Setup of JK:
// arm_core
module arm_core (
    input         clk,
    input         rst,
    output [7:0]  imem_addr,
    input  [31:0] imem_data,
    output [5:0]  dmem_addr,
    output [31:0] dmem_wdata,
    output        dmem_we,
    input  [31:0] dmem_rdata,
    output        wb_en,
    output [3:0]  wb_dest,
    output [31:0] wb_value
);
Settings: LEC_CHECK=0, ABC_AREA=1, CAP_MARGIN=20, CELL_PAD_IN_SITES_DETAIL_PLACEMENT=2, CELL_PAD_IN_SITES_GLOBAL_PLACEMENT=3, CORE_MARGIN=2, CORE_UTILIZATION=40, PLACE_DENSITY_LB_ADDON=0.28, SLEW_MARGIN=15, TNS_END_PERCENT=25; clock period 11.7 ns.
run.sh (not shown) runs the stock make flow with config.mk's settings and CLKGATE_MAP_FILE=.
Seen in the log of JK: ODB-0269 during global routing (5_1_grt), after which the run never completed.
For MS, these inputs were changed with respect to JK:
- CTS_CLUSTER_SIZE newly set to 34
- ABC_AREA removed (was 1)
- CORE_UTILIZATION changed from 40 to 68
- PLACE_DENSITY_LB_ADDON removed (was 0.28)
- TNS_END_PERCENT removed (was 25)
- SLEW_MARGIN changed from 15 to 20
- CELL_PAD_IN_SITES_DETAIL_PLACEMENT removed (was 2)
- CELL_PAD_IN_SITES_GLOBAL_PLACEMENT removed (was 3)
- the clock period (ns, I/O delays scaled along) changed from 11.7 to 8.29
--- outcome ---
- | synthesized area per cell | MS vs JK | 34% higher |
- Taking JK as the reference, in MS area enclosed by the die boundary -42%; net count of the mapped netlist -1946.
- MS failed in global routing (5_1_grt) with GRT-0116.
Modified inputs, AL compared to MS
- removing CTS_CLUSTER_SIZE (formerly 34)
- setting PLACE_DENSITY to 0.6 for the first time
- changing CORE_UTILIZATION from 68 to 25
- changing the clock period (ns, I/O delays scaled along) from 8.29 to 17.5
==> results <==
AL was carried through to the last stage, and its layout satisfied the timing, design-rule and antenna checks. AL vs. MS: share of flip-flops with an asynchronous set or reset flat; row count up about 66%; placed wire-length estimate after detailed placement down about 4%; number of buffers inserted to repair setup after CTS down 39; share of the core filled by cells before placement down 44 points. As of AL, height of the die had risen by more than half compared to MS. | die outline width | higher: AL |. Re post-synthesis cell area: no difference whatsoever between AL and MS. | number of buffers created by CTS | higher: AL |. | instance area after placement | AL vs MS | about 8% lower |.

run 1:
Starting RTL as in the previous note.
make LEC_CHECK=0 CAP_MARGIN=20 CORE_MARGIN=2 CORE_UTILIZATION=70 PLACE_DENSITY=0.6 SLEW_MARGIN=20 finish   # period 12.5 ns
Run 1: it failed with a tool error in global routing, so there are no final results.
Here is what was changed in the inputs of run 2 compared with run 1.
- MAX_ROUTING_LAYER newly set to met4
- CORE_UTILIZATION changed from 70 to 22
- PLACE_DENSITY removed (was 0.6)
- CELL_PAD_IN_SITES_GLOBAL_PLACEMENT newly set to 2
- the clock period (ns, I/O delays scaled along) changed from 12.5 to 15.4
### Flow results
Of run 1 and run 2, only run 2 finishes the flow clean. Run 1 did not run to completion, as it errored out during global routing. Number of distinct library cell variants in the gate-level netlist after synthesis came out exactly the same in run 2 and run 1. Run 2 vs run 1, effective utilization at floorplan went down by 48 points. Number of buffers inserted by port buffering: run 1 vs run 2 identical. Compared with run 1, cell row count in run 2 increased by more than half. Going from run 1 to run 2, total CTS buffers grew by more than 10%. Post-placement cell area ended up about 1% lower on run 2 than on run 1. As far as count of hold buffers inserted by post-cts repair goes, run 1 and run 2 are indistinguishable; the numbers are identical. Relative to run 1, die span in x has gone up in run 2. Run 2 vs. run 1: full die area went up by 210%. In run 2 the number of placed instances with taps included turned out 1640 higher than in run 1.
What run 3 does differently from run 2 at the input level:
- MAX_ROUTING_LAYER: met4 -> unset
- SETUP_SLACK_MARGIN: unset -> -1.06
- CELL_PAD_IN_SITES_GLOBAL_PLACEMENT: 2 -> unset
- CORE_UTILIZATION: 22 -> 57
- PLACE_DENSITY: unset -> 0.6
- the clock period (ns, I/O delays scaled along): 15.4 -> 10.6
Every stage of run 3 finished as expected; the final checks, on the other hand, flagged setup timing, which means the layout fails.
Run 3 improves on run 2 in die area.
Footprint of the flip-flops and latches: run 2 vs run 3 — no meaningful difference
Cell count (run 3 vs. run 2) decreases by more than 10%
Comparing run 2 against run 3, there is no change at all in post-synth area from yosys stat.
Run 3 against run 2: number of cells on the critical path went up by about 4.3%, largest stage delay on the critical path fell 60 ps.
--- input diff run 3..run 4 ---
- an added ABC_AREA of 1
- a deleted SETUP_SLACK_MARGIN that had been -1.06
- an added CTS_CLUSTER_SIZE of 77
- an added TNS_END_PERCENT of 5
- a change of CORE_UTILIZATION from 57 to 58
- a change of the clock period (ns, I/O delays scaled along) from 10.6 to 10.5
==> comparison <==
What ended run 4 was a tool error in global routing; the run never finished. Per the comparison of run 4 with run 3, cell count after synthesis rose by 38%, instance area after placement fell by 1500 µm², total die size rose by 0.76%, Yosys chip area rose by about 2.5%.

lane 1:
arm_core again, from the RTL that the note above started with.
clock: 13.3 ns
lec_check: 0
abc_area: 1
cap_margin: 20
cell_pad_in_sites_detail_placement: 0
core_margin: 2
core_utilization: 67
cts_cluster_diameter: 229
cts_cluster_size: 61
gpl_routability_driven: 1
gpl_timing_driven: 1
max_routing_layer: met4
setup_slack_margin: 3.66
slew_margin: 20
Lane 1 never completed, since it errored out during 5_1_grt.
[inputs] lane 2 vs lane 1
==> flow/config.mk <==
export PLATFORM = sky130hd
export DESIGN_NAME = arm_core
export DESIGN_NICKNAME = arm_core
export VERILOG_FILES = /design/flow/design.v
export SDC_FILE = /design/flow/constraint.sdc
export NUM_CORES = 4
export LEC_CHECK = 0
export CAP_MARGIN = 20
export CORE_MARGIN = 2
export CORE_UTILIZATION = 40
export PLACE_DENSITY = 0.6
export SLEW_MARGIN = 20
==> flow/constraint.sdc <==
create_clock -name core_clock -period 15.7 [get_ports {clk}]
set_input_delay 3.1400 -clock core_clock [delete_from_list [all_inputs] [get_ports {clk}]]
set_output_delay 3.1400 -clock core_clock [all_outputs]
set_load 0.01 [all_outputs]
### Flow results
- Status | lane 1 and lane 2 | clean except lane 1
- Post-synthesis share of cell area spent on xor and xnor gates, lane 1 and lane 2: higher on lane 2
- Mean cell area of the mapped netlist, lane 1 and lane 2: larger value in lane 2
- Lane 1 → lane 2: synthesized cell count moved down, post-synth net total fell 26%.
- Lane 2: placed cell area 2.2% above lane 1
- Relative to lane 1, the number of placement rows measured on lane 2 has increased by more than a quarter.
- Compared with lane 1, in lane 2 area reported by Yosys stat shows a reduction of 0.0013 mm²; multiplexer area fraction after synthesis rose 12 points; portion of the post-synthesis area used by sequential elements higher; die size increased by 0.050 mm² relative to the old numbers.
#### Input delta (lane 3 over lane 2)
-- flow/config.mk --
<<< lane 2, line 8
export CAP_MARGIN = 20
export CORE_MARGIN = 2
export CORE_UTILIZATION = 40
export PLACE_DENSITY = 0.6
export SLEW_MARGIN = 20
>>> lane 3, line 8
export CAP_MARGIN = 20
export CORE_MARGIN = 2
export CORE_UTILIZATION = 68
export CTS_CLUSTER_SIZE = 28
export PLACE_DENSITY = 0.6
export SETUP_SLACK_MARGIN = 4.19
export SLEW_MARGIN = 20
==> flow/constraint.sdc <==
create_clock -name core_clock -period 16.0 [get_ports {clk}]
set_input_delay 3.2000 -clock core_clock [delete_from_list [all_inputs] [get_ports {clk}]]
set_output_delay 3.2000 -clock core_clock [all_outputs]
set_load 0.01 [all_outputs]
Results
- What ended lane 3 was a tool error in 5_1_grt; the run never finished.
- From lane 2 to lane 3 the numbers moved as follows: HPWL after detailed placement decreased by 2900 µm relative to the old numbers; total of cells resized after clock tree synthesis climbed 935; number of buffers added by the clock tree synthesis step fell 8.6%; core region area dropped about 40%.
- In the floorplan summary, lane 3 is listed with a die area less than that of lane 2.
- Global placement routability congestion was lower in the run labelled lane 2.
- Lane 3 against lane 2; y dimension of the die is down by more than 10%.

raven:
arm_core again, from the RTL that the note above started with.
clock: 8.91 ns
lec_check: 0
abc_area: 1
cap_margin: 20
core_margin: 2
core_utilization: 62
cts_cluster_diameter: 385
cts_cluster_size: 99
place_density: 0.38
setup_slack_margin: -0.77
slew_margin: 20
raven did not finish: a tool error stopped it during 5_1_grt.
Input-level comparison between tundra and raven:
# raven
export LEC_CHECK = 0
export ABC_AREA = 1
export CAP_MARGIN = 20
export CORE_MARGIN = 2
export CORE_UTILIZATION = 62
export CTS_CLUSTER_DIAMETER = 385
export CTS_CLUSTER_SIZE = 99
export PLACE_DENSITY = 0.38
export SETUP_SLACK_MARGIN = -0.77
export SLEW_MARGIN = 20
create_clock -name core_clock -period 8.91 [get_ports {clk}]
# tundra
export LEC_CHECK = 0
export CAP_MARGIN = 20
export CORE_MARGIN = 2
export CORE_UTILIZATION = 40
export PLACE_DENSITY = 0.6
export SLEW_MARGIN = 20
create_clock -name core_clock -period 16.0 [get_ports {clk}]
Findings:
- Min area of the die across tundra and raven: raven
- Going from raven to tundra, the area of the core was found to have gone up by 52%.
- tundra: flow completed, timing, DRC and antenna clean
- Taking raven as the reference, in tundra total cells reported by yosys after synthesis down 1,946; total CTS buffers up 80; global placer's final weighted congestion down 0.047.
## Diff of input files: xenon against tundra
# tundra
export LEC_CHECK = 0
export CAP_MARGIN = 20
export CORE_MARGIN = 2
export CORE_UTILIZATION = 40
export PLACE_DENSITY = 0.6
export SLEW_MARGIN = 20
create_clock -name core_clock -period 16.0 [get_ports {clk}]
# xenon
export LEC_CHECK = 0
export CAP_MARGIN = 20
export CORE_MARGIN = 2
export CORE_UTILIZATION = 65
export SETUP_SLACK_MARGIN = 2.08
export SLEW_MARGIN = 20
create_clock -name core_clock -period 8.29 [get_ports {clk}]
Findings:
xenon did not finish: a tool error stopped it during 5_1_grt. Taking tundra as the reference, in xenon die outline height shows a reduction of 21%, die span in x shows a reduction of about 21%, number of gates resized after CTS shows an increase of 389, number of instances in the synthesized netlist shows no meaningful change. Floorplan check, xenon vs tundra: die outline smaller in xenon.
The following lists how onyx was set up differently from xenon:
# xenon
export LEC_CHECK = 0
export CAP_MARGIN = 20
export CORE_MARGIN = 2
export CORE_UTILIZATION = 65
export SETUP_SLACK_MARGIN = 2.08
export SLEW_MARGIN = 20
create_clock -name core_clock -period 8.29 [get_ports {clk}]
# onyx
export LEC_CHECK = 0
export CAP_MARGIN = 20
export CORE_MARGIN = 2
export CORE_UTILIZATION = 58
export HOLD_SLACK_MARGIN = -0.08
export SETUP_SLACK_MARGIN = -0.42
export SLEW_MARGIN = 20
export TNS_END_PERCENT = 5
create_clock -name core_clock -period 10.8 [get_ports {clk}]
Results
onyx: complete, dirty (negative setup slack). The weighted congestion reported at the end of routability-driven placement in onyx sits 1.4% below the value recorded for xenon. As far as average cell area after synthesis goes, onyx and xenon are indistinguishable; the numbers are identical. Looking at post-CTS repair timing setup buffer count, onyx sits 43 lower than xenon does. Summary of onyx over xenon: adder and majority gate portion of the synthesized area held, number of placement rows went up about 6%, number of cells upsized or downsized after cts went down 81%, die height went up 5.8%, synthesized instance count held. NOTE: minimum setup slack after placement in onyx exceeds that of xenon. HPWL reported at the end of detailed placement: xenon and onyx compared, higher one is xenon. Compared to xenon, onyx was floorplanned on a bigger die.
Setup changes, onyx to violet
# onyx
export LEC_CHECK = 0
export CAP_MARGIN = 20
export CORE_MARGIN = 2
export CORE_UTILIZATION = 58
export HOLD_SLACK_MARGIN = -0.08
export SETUP_SLACK_MARGIN = -0.42
export SLEW_MARGIN = 20
export TNS_END_PERCENT = 5
create_clock -name core_clock -period 10.8 [get_ports {clk}]
# violet
export LEC_CHECK = 0
export ABC_AREA = 1
export CAP_MARGIN = 20
export CORE_MARGIN = 2
export CORE_UTILIZATION = 58
export HOLD_SLACK_MARGIN = -0.08
export SETUP_SLACK_MARGIN = 2.38
export SLEW_MARGIN = 20
export TNS_END_PERCENT = 5
create_clock -name core_clock -period 9.19 [get_ports {clk}]
==> comparison <==
- Ran to the end and failed final checks on negative setup slack: onyx.
- violet terminated abnormally: 5_1_grt reported GRT-0116.
- violet gives less fraction of synthesized area in multiplexers than onyx did.
- Against onyx, site row count in violet rose slightly.
- Taking onyx as the reference, in violet number of cells in Yosys stat rose by 1,946; synthesized area increased 1300 sq um; die area now larger; number of instances in the synthesized netlist saw an increase.
Input changes introduced in yarrow (baseline for comparison: violet):
# violet
export LEC_CHECK = 0
export ABC_AREA = 1
export CAP_MARGIN = 20
export CORE_MARGIN = 2
export CORE_UTILIZATION = 58
export HOLD_SLACK_MARGIN = -0.08
export SETUP_SLACK_MARGIN = 2.38
export SLEW_MARGIN = 20
export TNS_END_PERCENT = 5
create_clock -name core_clock -period 9.19 [get_ports {clk}]
# yarrow
export LEC_CHECK = 0
export CAP_MARGIN = 20
export CORE_MARGIN = 2
export CORE_UTILIZATION = 64
export SETUP_SLACK_MARGIN = 3.31
export SLEW_MARGIN = 20
create_clock -name core_clock -period 12.0 [get_ports {clk}]
==> results <==
- Summary of yarrow over violet: fraction of synthesized area in multiplexers grew by 12 points; count of instances resized after the clock tree is built now smaller.
- Post-synthesis async set-or-reset flop share: violet vs yarrow identical
- As far as fraction of the mapped netlist area in compound gates is concerned, violet and yarrow perform about the same.
- Comparing post-synth net total for yarrow and violet, the smaller number came from yarrow.
- Comparing yarrow and violet, the higher arithmetic-cell share of the synthesized area counting full adders, half adders and majority gates is on yarrow.
- yarrow did not run to completion, as it errored out during 5_1_grt.

Starting RTL as in the previous note.
clock: 16.0 ns
lec_check: 0
abc_area: 1
cap_margin: 0
cell_pad_in_sites_detail_placement: 1
core_margin: 2
core_utilization: 40
place_density: 0.6
slew_margin: 20
Next try:
ABC_AREA = not set   (was 1)
CAP_MARGIN = 20   (was 0)
CELL_PAD_IN_SITES_DETAIL_PLACEMENT = not set   (was 1)
CORE_UTILIZATION = 72   (was 40)
PLACE_DENSITY = not set   (was 0.6)
SETUP_SLACK_MARGIN = -0.58   (was not set)
clock period = 7.68 ns   (was 16.0 ns; I/O delays follow)
Now the flow failed in global routing with GRT-0116.
Synthesized cell count is lower by 27%.
Synthesized area falls by 2.5%.
Die size falls by 45%.
Next try:
ABC_AREA = 1   (was not set)
CORE_UTILIZATION = 62   (was 72)
CTS_CLUSTER_SIZE = 95   (was not set)
PLACE_DENSITY = 0.6   (was not set)
SETUP_SLACK_MARGIN = not set   (was -0.58)
clock period = 6.58 ns   (was 7.68 ns; I/O delays follow)
Outcome: The new run did not get past global routing; synthesized cell count climbs by 38%; area after synthesis climbs by 2.5%; die area climbs by 19%.
Next try:
ABC_AREA = not set   (was 1)
CORE_UTILIZATION = 60   (was 62)
CTS_CLUSTER_SIZE = not set   (was 95)
SETUP_SLACK_MARGIN = 2.13   (was not set)
clock period = 8.35 ns   (was 6.58 ns; I/O delays follow)
Outcome: The new run failed in global routing (GRT-0116); die size came out higher by 0.77%; synthesized area shrinks by 2.5%; synthesized cell count came out lower by 27%.
Next try:
CORE_UTILIZATION = 72   (was 60)
PLACE_DENSITY = not set   (was 0.6)
PLACE_DENSITY_LB_ADDON = 0.24   (was not set)
SETUP_SLACK_MARGIN = not set   (was 2.13)
clock period = 8.29 ns   (was 8.35 ns; I/O delays follow)
The new run did not get past global routing, error GRT-0116.
Die area shrinks by 16%.
Area after synthesis is unchanged.
Synthesized cell count stays the same.

== job 3943 ==
Starting RTL as in the previous note.
Settings: LEC_CHECK=0, CAP_MARGIN=20, CELL_PAD_IN_SITES_DETAIL_PLACEMENT=1, CELL_PAD_IN_SITES_GLOBAL_PLACEMENT=3, CORE_ASPECT_RATIO=1.28, CORE_MARGIN=2, CORE_UTILIZATION=51, CTS_CLUSTER_SIZE=61, GPL_ROUTABILITY_DRIVEN=1, GPL_TIMING_DRIVEN=1, PLACE_DENSITY_LB_ADDON=0.28, SETUP_SLACK_MARGIN=3.66, SLEW_MARGIN=0; clock period 14.3 ns.
Job 3943 terminated abnormally: global placement without I/O (3_1_place_gp_skip_io) reported FLW-0024.
[inputs] job 6138 vs job 3943
- CELL_PAD_IN_SITES_GLOBAL_PLACEMENT no longer set, was 3
- CORE_UTILIZATION now 72, was 51
- MAX_ROUTING_LAYER now met4, previously not set
- SLEW_MARGIN now 20, was 0
- CTS_CLUSTER_DIAMETER now 229, previously not set
- PLACE_DENSITY_LB_ADDON no longer set, was 0.28
- CORE_ASPECT_RATIO no longer set, was 1.28
- SETUP_SLACK_MARGIN no longer set, was 3.66
- CELL_PAD_IN_SITES_DETAIL_PLACEMENT now 0, was 1
- the clock period (ns, I/O delays scaled along) now 13.3, was 14.3
--- outcome ---
Lower die width was reported by job 6138, not job 3943.
Compared with job 3943, job 6138 shows die span in y lower by about 25%.
Of job 3943 and job 6138, the lower die area belongs to job 6138.
For job 6138, the flow was terminated by a tool error in global routing (5_1_grt) and produced no final design.
Job 6138 vs job 3943 — core region area dropped by more than a quarter
In the flow results for job 3943 and job 6138, the total number of placement rows is larger on job 3943.
Relative to job 6138, the following input files were edited for job 4703:
- setting SETUP_SLACK_MARGIN to -0.73 for the first time
- setting TNS_END_PERCENT to 5 for the first time
- removing MAX_ROUTING_LAYER (formerly met4)
- changing CORE_UTILIZATION from 72 to 66
- changing the clock period (ns, I/O delays scaled along) from 13.3 to 9.16
--- outcome ---
None of the runs job 6138 and job 4703 ends with a clean layout. In the summary table, job 6138 is marked failed, with error GRT-0232 raised in global routing (5_1_grt). Mux share of post-synthesis cell area came out exactly the same in job 6138 and job 4703. Going from job 6138 to job 4703, placed cell count went up by 554; total setup buffers inserted after CTS rose 18; count of buffers from port buffering held; total die area moved up; post-detailed-placement half-perimeter wirelength saw an increase.
Setup changes, job 4703 to job 3274
- TNS_END_PERCENT: 5 -> unset
- CORE_UTILIZATION: 66 -> 67
- MAX_ROUTING_LAYER: unset -> met4
- SETUP_SLACK_MARGIN: -0.73 -> -0.61
- the clock period (ns, I/O delays scaled along): 9.16 -> 13.3
[summary]
The runs compared here, job 4703 and job 3274, all ended either early or with open violations.
Job 3274: aborted in global routing (5_1_grt) (tool error)
| pre-CTS worst setup slack | job 3274 vs job 4703 | 1.70 ns higher |
Diff job 4703 -> job 3274: core region area decreased about 1.8%; estimated wirelength of the detail-placed design decreased 6.4%.
